==> trial 48 <==
==> flow/design.v <==
module incline_sat(
    input [12:0] incline,
    output [9:0] incline_sat
);
assign incline_sat = (~incline[12] && |incline[12:9]) ? 10'h1FF : 
                    (incline[12] && ~(&incline[12:9])) ? 10'h200 : incline[9:0];
endmodule
module desiredDrive(
    input [11:0] avg_torque,
    input [4:0] cadence,
    input not_pedaling,
    input [12:0] incline,
    input [2:0] scale,
    output [11:0] target_curr
);
localparam TORQUE_MIN = 12'h380;
localparam TOO_SMALL = 5'h05;
logic [9:0] inc_sat;
incline_sat i1( .incline(incline), .incline_sat(inc_sat));
logic [10:0] incline_factor;
assign incline_factor = {inc_sat[9], inc_sat[9:0]} + 11'd256;
logic [8:0] incline_factor_limit;
assign incline_factor_limit = (incline_factor[10] == 1'b1) ? 9'h000 : (incline_factor[9]) ? 9'h1FF : incline_factor[8:0];
logic [5:0] cadence_factor;
assign cadence_factor = (|cadence[4:1]) ? ({1'b0, cadence} + 6'd32) : 6'h00;
logic [12:0]torque_off;
assign torque_off = {1'b0, avg_torque} - {1'b0, TORQUE_MIN};
logic [12:0] torque_pos;
assign torque_pos = (torque_off[12] == 1'b1) ? 12'h000 : torque_off[11:0];
logic [30:0]assist_prod;
assign assist_prod = not_pedaling ? 30'h00000000 : (torque_pos * incline_factor_limit * cadence_factor * scale);
assign target_curr = (|assist_prod[29:27]) ? 12'hFFF : assist_prod[26:15];
endmodule
module desiredDrive_reg(
    input clk, rst_n,
    input [11:0] avg_torque,
    input [4:0] cadence,
    input not_pedaling,
    input [12:0] incline,
    input [2:0] scale,
    output logic [11:0] target_curr
);
logic [11:0] avg_torque_r;
logic [4:0] cadence_r;
logic not_pedaling_r;
logic [12:0] incline_r;
logic [2:0] scale_r;
logic [11:0] target_curr_nxt;
always_ff @(posedge clk, negedge rst_n) begin
    if (!rst_n) begin
        avg_torque_r <= 12'h000;
        cadence_r <= 5'h00;
        not_pedaling_r <= 1'b0;
        incline_r <= 13'h0000;
        scale_r <= 3'h0;
    end
    else begin
        avg_torque_r <= avg_torque;
        cadence_r <= cadence;
        not_pedaling_r <= not_pedaling;
        incline_r <= incline;
        scale_r <= scale;
    end
end
desiredDrive iDD(.avg_torque(avg_torque_r), .cadence(cadence_r), .not_pedaling(not_pedaling_r),
                 .incline(incline_r), .scale(scale_r), .target_curr(target_curr_nxt));
always_ff @(posedge clk, negedge rst_n) begin
    if (!rst_n)
        target_curr <= 12'h000;
    else
        target_curr <= target_curr_nxt;
end
endmodule
==> flow/run.sh <==
#!/bin/bash
# the make line also repeats each setting of config.mk as NAME=value (left out here)
make -C /OpenROAD-flow-scripts/flow DESIGN_CONFIG=/design/flow/config.mk WORK_HOME=/design/flow/orfs CLKGATE_MAP_FILE= finish
==> flow/config.mk <==
export PLATFORM = sky130hd
export DESIGN_NAME = desiredDrive_reg
export DESIGN_NICKNAME = desiredDrive_reg
export VERILOG_FILES = /design/flow/design.v
export SDC_FILE = /design/flow/constraint.sdc
export NUM_CORES = 4
export LEC_CHECK = 0
export CAP_MARGIN = 20
export CORE_ASPECT_RATIO = 1.09
export CORE_MARGIN = 10
export CORE_UTILIZATION = 39
export CTS_CLUSTER_DIAMETER = 147
export CTS_CLUSTER_SIZE = 65
export HOLD_SLACK_MARGIN = 0.15
export MAX_ROUTING_LAYER = met4
export SETUP_SLACK_MARGIN = 0.85
export SLEW_MARGIN = 40
==> flow/constraint.sdc <==
create_clock -name core_clock -period 13.0 [get_ports {clk}]
set_input_delay 2.6000 -clock core_clock [delete_from_list [all_inputs] [get_ports {clk}]]
set_output_delay 2.6000 -clock core_clock [all_outputs]
set_load 0.01 [all_outputs]
==> build 47: changes against trial 48 <==
- CORE_ASPECT_RATIO: 1.09 -> unset
- CORE_MARGIN: 10 -> 2
- CORE_UTILIZATION: 39 -> 72
- CTS_CLUSTER_DIAMETER: 147 -> 223
- CTS_CLUSTER_SIZE: 65 -> 79
- HOLD_SLACK_MARGIN: 0.15 -> unset
- MAX_ROUTING_LAYER: met4 -> unset
- SETUP_SLACK_MARGIN: 0.85 -> unset
- SLEW_MARGIN: 40 -> 20
==> flow/constraint.sdc (replaced) <==
create_clock -name core_clock -period 10.7 [get_ports {clk}]
set_input_delay 2.1400 -clock core_clock [delete_from_list [all_inputs] [get_ports {clk}]]
set_output_delay 2.1400 -clock core_clock [all_outputs]
set_load 0.01 [all_outputs]
==> build 63: changes against trial 48 <==
- CORE_ASPECT_RATIO: 1.09 -> unset
- CORE_MARGIN: 10 -> 2
- CORE_UTILIZATION: 39 -> 72
- CTS_CLUSTER_DIAMETER: 147 -> unset
- CTS_CLUSTER_SIZE: 65 -> 100
- HOLD_SLACK_MARGIN: 0.15 -> unset
- MAX_ROUTING_LAYER: met4 -> unset
- SETUP_SLACK_MARGIN: 0.85 -> unset
- SLEW_MARGIN: 40 -> 20
- TNS_END_PERCENT: unset -> 10
==> flow/constraint.sdc (replaced) <==
create_clock -name core_clock -period 9.84 [get_ports {clk}]
set_input_delay 1.9680 -clock core_clock [delete_from_list [all_inputs] [get_ports {clk}]]
set_output_delay 1.9680 -clock core_clock [all_outputs]
set_load 0.01 [all_outputs]
==> notes <==
Trial 48 passed the timing, DRC and antenna checks. Build 63 did not get past global routing (5_1_grt) with GRT-0232. Build 47 reached the layout checks and failed them: setup timing. Via count: build 47 is larger than trial 48 (29%). Of trial 48 and build 47, build 47 has the higher non-clock buffer count (gap 186). In first-iteration DRC count, build 47 is at 2.5 times the value of trial 48. Against build 47, the wire length of trial 48 is lower by about 34%. Synthesized cell count is the same in build 63 and trial 48. In sequential cell count, build 47 and trial 48 do not differ. Of trial 48 and build 47, trial 48 has the higher die size (gap 120%, measured against build 47). Between build 47 and trial 48, the lower register-to-register slack is in build 47 (gap 3400 ps). In build 47 the maximum frequency is lower than in trial 48, by 8.5%. Against build 47, the hold slack of trial 48 is lower by 140 ps. Between trial 48 and build 47, the lower sequential share of layout area is in build 47 (gap 1.0 points).

* * *

==> inputs of build 14 <==
RTL: the design.v shown in full above, as it stands there.
clock: 11.2 ns
lec_check: 0
cap_margin: 0
core_margin: 2
core_utilization: 72
slew_margin: 20
run.sh (not shown) runs the stock make flow with config.mk's settings and CLKGATE_MAP_FILE=.
==> inputs of trial 66, as changes to build 14 <==
--- a/flow/config.mk
+++ b/flow/config.mk
@@ -6,6 +6,8 @@
 export NUM_CORES = 4
 export LEC_CHECK = 0
 export CAP_MARGIN = 0
+export CORE_ASPECT_RATIO = 0.52
 export CORE_MARGIN = 2
 export CORE_UTILIZATION = 72
+export PLACE_DENSITY_LB_ADDON = 0.0
 export SLEW_MARGIN = 20
==> ci_impl_report.md <==
### Flow metrics

| Metric | Value |
|---|---|
| Placed Instances | `1723` |
| Die width | `between 150 and 200 µm` |
| # rows | `32` |
| Post-CTS Setup Repair Bufs | `36` |
| Grt total ovfl | `1495` |
| Chip Area | `16500 µm²` |
| Tool error | `[ERROR GRT-0232] Routing congestion too high. Check the congestion heatmap in the GUI.` |
| Cell Area, Placed | `13100 µm²` |
| Starting Density | `74.3%` |
| Status | `aborted with a tool error` |
| Placer Congestion | `about 1.1` |
| Die height | `approximately 94 µm` |
| GRT Resource Usage Total | `102%` |
| GR Util met1 | `90.3%` |
| DP Worst Slack | `-1.17 ns` |
| M2 GR Usage | `135%` |
| Met3 usage | `77.6%` |
| Core area | `14900 µm²` |
| Fail Step | `global routing (5_1_grt)` |
| Hpwl dp | `25.9 mm` |
The numbers above come from trial 66.

==> ci_impl_report.md <==
## Implementation flow summary

| Metric | Value |
|---|---|
| Hpwl dp | `21.1 mm` |
| Setup violators final | `12` |
| Status | `finished with violations` |
| Setup WS post-layout | `-0.552 ns` |
| Cell Area, Placed | `about 13000 µm²` |
| DP Worst Slack | `-0.426 ns` |
| Placed Instances | `1647` |
| SO Faults | `negative setup slack` |
| GRT Resource Usage Total | `a little under two fifths` |
| GR Util met1 | `46.1%` |
| M2 GR Usage | `65.0%` |
The numbers above come from build 14.


* * *

==> job 1793: inputs <==
Starts from the design.v that is shown in full above.
==> flow/config.mk <==
export PLATFORM = sky130hd
export DESIGN_NAME = desiredDrive_reg
export DESIGN_NICKNAME = desiredDrive_reg
export VERILOG_FILES = /design/flow/design.v
export SDC_FILE = /design/flow/constraint.sdc
export NUM_CORES = 4
export LEC_CHECK = 0
export ABC_AREA = 1
export CAP_MARGIN = 20
export CORE_MARGIN = 2
export CORE_UTILIZATION = 40
export CTS_CLUSTER_DIAMETER = 31
export HOLD_SLACK_MARGIN = 0.19
export SLEW_MARGIN = 20
export TNS_END_PERCENT = 100
==> flow/constraint.sdc <==
create_clock -name core_clock -period 13.0 [get_ports {clk}]
set_input_delay 2.6000 -clock core_clock [delete_from_list [all_inputs] [get_ports {clk}]]
set_output_delay 2.6000 -clock core_clock [all_outputs]
set_load 0.01 [all_outputs]
==> job 2980: changes against job 1793 <==
==> flow/config.mk (replaced) <==
export PLATFORM = sky130hd
export DESIGN_NAME = desiredDrive_reg
export DESIGN_NICKNAME = desiredDrive_reg
export VERILOG_FILES = /design/flow/design.v
export SDC_FILE = /design/flow/constraint.sdc
export NUM_CORES = 4
export LEC_CHECK = 0
export CAP_MARGIN = 20
export CORE_MARGIN = 2
export CORE_UTILIZATION = 72
export PLACE_DENSITY_LB_ADDON = 0.2
export SLEW_MARGIN = 20
==> flow/constraint.sdc (replaced) <==
create_clock -name core_clock -period 11.4 [get_ports {clk}]
set_input_delay 2.2800 -clock core_clock [delete_from_list [all_inputs] [get_ports {clk}]]
set_output_delay 2.2800 -clock core_clock [all_outputs]
set_load 0.01 [all_outputs]
==> changes_impl.md <==
### Metrics

* Outcome: timing/DRC/antenna clean
* # Cells Yosys at 1514
* Final WS setup at 0.8642 ns
* Critical Path RT at 13.18 ns
* GPL Wtd Cong at 0.9717
* Clk latency late pin at 0.31 ns
* Placement Setup Slack at around 0.24 ns
* Levels on crit path at 55
Source of the figures above: job 1793

==> changes_impl.md <==
### Metrics

* Placement Setup Slack at -0.4874 ns
* Clk latency late pin at 0.32 ns
* Outcome: failed layout checks
* Levels on crit path at 54
* SO Viols: negative setup slack
* GPL Wtd Cong at 1.046
* Final WS setup at -0.5099 ns
* # setup viols final at 12
* Nets at between 1500 and 2000
* Critical Path RT at between 10 and 15 ns
* Drt first pass iters at 6
Source of the figures above: job 2980


* * *

==> job 8527 <==
// desiredDrive_reg: RTL as listed in full above, without the edits since
==> flow/config.mk <==
export PLATFORM = sky130hd
export DESIGN_NAME = desiredDrive_reg
export DESIGN_NICKNAME = desiredDrive_reg
export VERILOG_FILES = /design/flow/design.v
export SDC_FILE = /design/flow/constraint.sdc
export NUM_CORES = 4
export LEC_CHECK = 0
export CAP_MARGIN = 20
export CORE_MARGIN = 2
export CORE_UTILIZATION = 64
export SLEW_MARGIN = 20
==> flow/constraint.sdc <==
create_clock -name core_clock -period 9.84 [get_ports {clk}]
set_input_delay 1.9680 -clock core_clock [delete_from_list [all_inputs] [get_ports {clk}]]
set_output_delay 1.9680 -clock core_clock [all_outputs]
set_load 0.01 [all_outputs]
==> job 5130 (differences from job 8527) <==
--- a/flow/config.mk
+++ b/flow/config.mk
@@ -7,5 +7,7 @@
 export LEC_CHECK = 0
-export CAP_MARGIN = 20
+export CAP_MARGIN = 0
 export CORE_MARGIN = 2
-export CORE_UTILIZATION = 64
+export CORE_UTILIZATION = 72
+export CTS_CLUSTER_SIZE = 100
+export PLACE_DENSITY = 0.39
 export SLEW_MARGIN = 20
==> flow/constraint.sdc (replaced) <==
create_clock -name core_clock -period 10.8 [get_ports {clk}]
set_input_delay 2.1600 -clock core_clock [delete_from_list [all_inputs] [get_ports {clk}]]
set_output_delay 2.1600 -clock core_clock [all_outputs]
set_load 0.01 [all_outputs]
==> job 3701 (differences from job 8527) <==
--- a/flow/config.mk
+++ b/flow/config.mk
@@ -9,3 +9,3 @@
 export CORE_MARGIN = 2
-export CORE_UTILIZATION = 64
+export CORE_UTILIZATION = 40
 export SLEW_MARGIN = 20
==> flow/constraint.sdc (replaced) <==
create_clock -name core_clock -period 13.0 [get_ports {clk}]
set_input_delay 2.6000 -clock core_clock [delete_from_list [all_inputs] [get_ports {clk}]]
set_output_delay 2.6000 -clock core_clock [all_outputs]
set_load 0.01 [all_outputs]
==> results <==
Count of non-CTS buffers in the layout: job 3701 63; job 8527 357; job 5130 -
Setup slack on the worst flop-to-flop path: job 3701 0.89 ns; job 8527 -1.69 ns; job 5130 -
Clock-cell share of area: job 3701 1.25%; job 8527 1.01%; job 5130 -
Final routed wire length divided by cell count: job 3701 14.5 µm; job 8527 18.0 µm; job 5130 -
Number of setup buffers added after CTS: job 3701 0; job 8527 50; job 5130 32
Post-placement cell area: job 3701 12000 µm²; job 8527 13800 µm²; job 5130 13200 µm²
Final estimated routing congestion in global placement: job 3701 0.860; job 8527 0.935; job 5130 0.946
Non-clock buffering overhead in the final layout: job 3701 4.82%; job 8527 19.1%; job 5130 -
Detail Route met3 WL: job 3701 1220 µm; job 8527 2660 µm; job 5130 -
Minimum setup slack in the final design: job 3701 0.894 ns; job 8527 -1.69 ns; job 5130 -
Resized cells post-CTS: job 3701 0; job 8527 72; job 5130 126
Worst Hold Launch: job 3701 not_pedaling_r; job 8527 not_pedaling_r; job 5130 -
Full die area: job 3701 29100 µm²; job 8527 18400 µm²; job 5130 16400 µm²
Footprint of the multi-input gates: job 3701 8870 µm²; job 8527 9640 µm²; job 5130 -
Outcome: job 3701 finished clean; job 8527 complete, but fails checks; job 5130 did not finish
Failing step: job 3701 -; job 8527 -; job 5130 global routing
Reasons for failing layout checks: job 3701 -; job 8527 negative setup slack; job 5130 -

* * *

==> inputs of job 533 <==
RTL: the design.v shown in full above, as it stands there.
export LEC_CHECK = 0
export CAP_MARGIN = 20
export CORE_MARGIN = 2
export CORE_UTILIZATION = 40
export CTS_CLUSTER_DIAMETER = 63
export CTS_CLUSTER_SIZE = 100
export SLEW_MARGIN = 20
export TNS_END_PERCENT = 20
create_clock -name core_clock -period 13.0 [get_ports {clk}]
==> job 8898: changes against job 533 <==
--- a/flow/config.mk
+++ b/flow/config.mk
@@ -6,9 +6,8 @@
 export NUM_CORES = 4
 export LEC_CHECK = 0
+export ABC_AREA = 1
 export CAP_MARGIN = 20
 export CORE_MARGIN = 2
-export CORE_UTILIZATION = 40
-export CTS_CLUSTER_DIAMETER = 63
-export CTS_CLUSTER_SIZE = 100
+export CORE_UTILIZATION = 72
+export SETUP_SLACK_MARGIN = 0.52
 export SLEW_MARGIN = 20
-export TNS_END_PERCENT = 20
==> flow/constraint.sdc (replaced) <==
create_clock -name core_clock -period 5.99 [get_ports {clk}]
set_input_delay 1.1980 -clock core_clock [delete_from_list [all_inputs] [get_ports {clk}]]
set_output_delay 1.1980 -clock core_clock [all_outputs]
set_load 0.01 [all_outputs]
==> notes <==
Job 8898 died in clock tree synthesis (4_1_cts), error DPL-0038. Job 533 went through all stages and came out clean.
Of job 533 and job 8898, job 533 has the higher die area (gap about 75%, measured against job 8898).
Between job 533 and job 8898, the lower area after synthesis is in job 533 (gap about 1.2%, measured against job 8898).
In job 8898 the synthesized cell count is higher than in job 533, by about 14%.
==> figures <==
item                                                                               job 533                        job 8898
Outcome                                                           timing/DRC/antenna clean       aborted with a tool error
Failing step                                                                             -  clock tree synthesis (4_1_cts)
Area share of and/or/nand/nor cells after synthesis                                 20.48%                          24.38%
Post-synthesis adder-cell area fraction                                             43.69%                          43.16%
XORs/XNORs by Area                                                                  3.552%                          2.574%
Post-placement setup slack                                                        691.6 ps                        -5540 ps
Initial Util                                                                        40.94%                          73.87%
Placed wire-length estimate                                                      20,440 um                       35,380 um
Standard cell area after detailed placement                                     11,970 um2                      14,550 um2
Cell area after synthesis                                                       11,090 um2                      11,230 um2
Number of cells in the design after placement                                        1,719                           2,022
Seq/Total Area, Yosys                                                               10.38%                          10.25%
Chip area estimate from yosys synthesis                                         11,090 um2                      11,230 um2
Final weighted congestion in routability-driven placement                           0.8595                          0.9721
Core footprint                                                                  27,100 um2                      15,200 um2
Net count after synthesis                                                            1,643                           1,833
Yosys cell types                                                                        65                              42
Mean Syn Cell Area                                                               8.379 um2                       7.417 um2
Post-synthesis share of cell area spent on and-or and or-and gates                  11.50%                          7.788%
Area share of the largest cell type after synthesis                                 31.40%                          31.02%
Cell count after synthesis                                                           1,324                           1,514
Std cell rows                                                                           60                              45
Most instantiated library cell after synthesis                      sky130_fd_sc_hd__inv_1        sky130_fd_sc_hd__nand2_1
Cell total in the yosys stat output                                                  1,324                           1,514
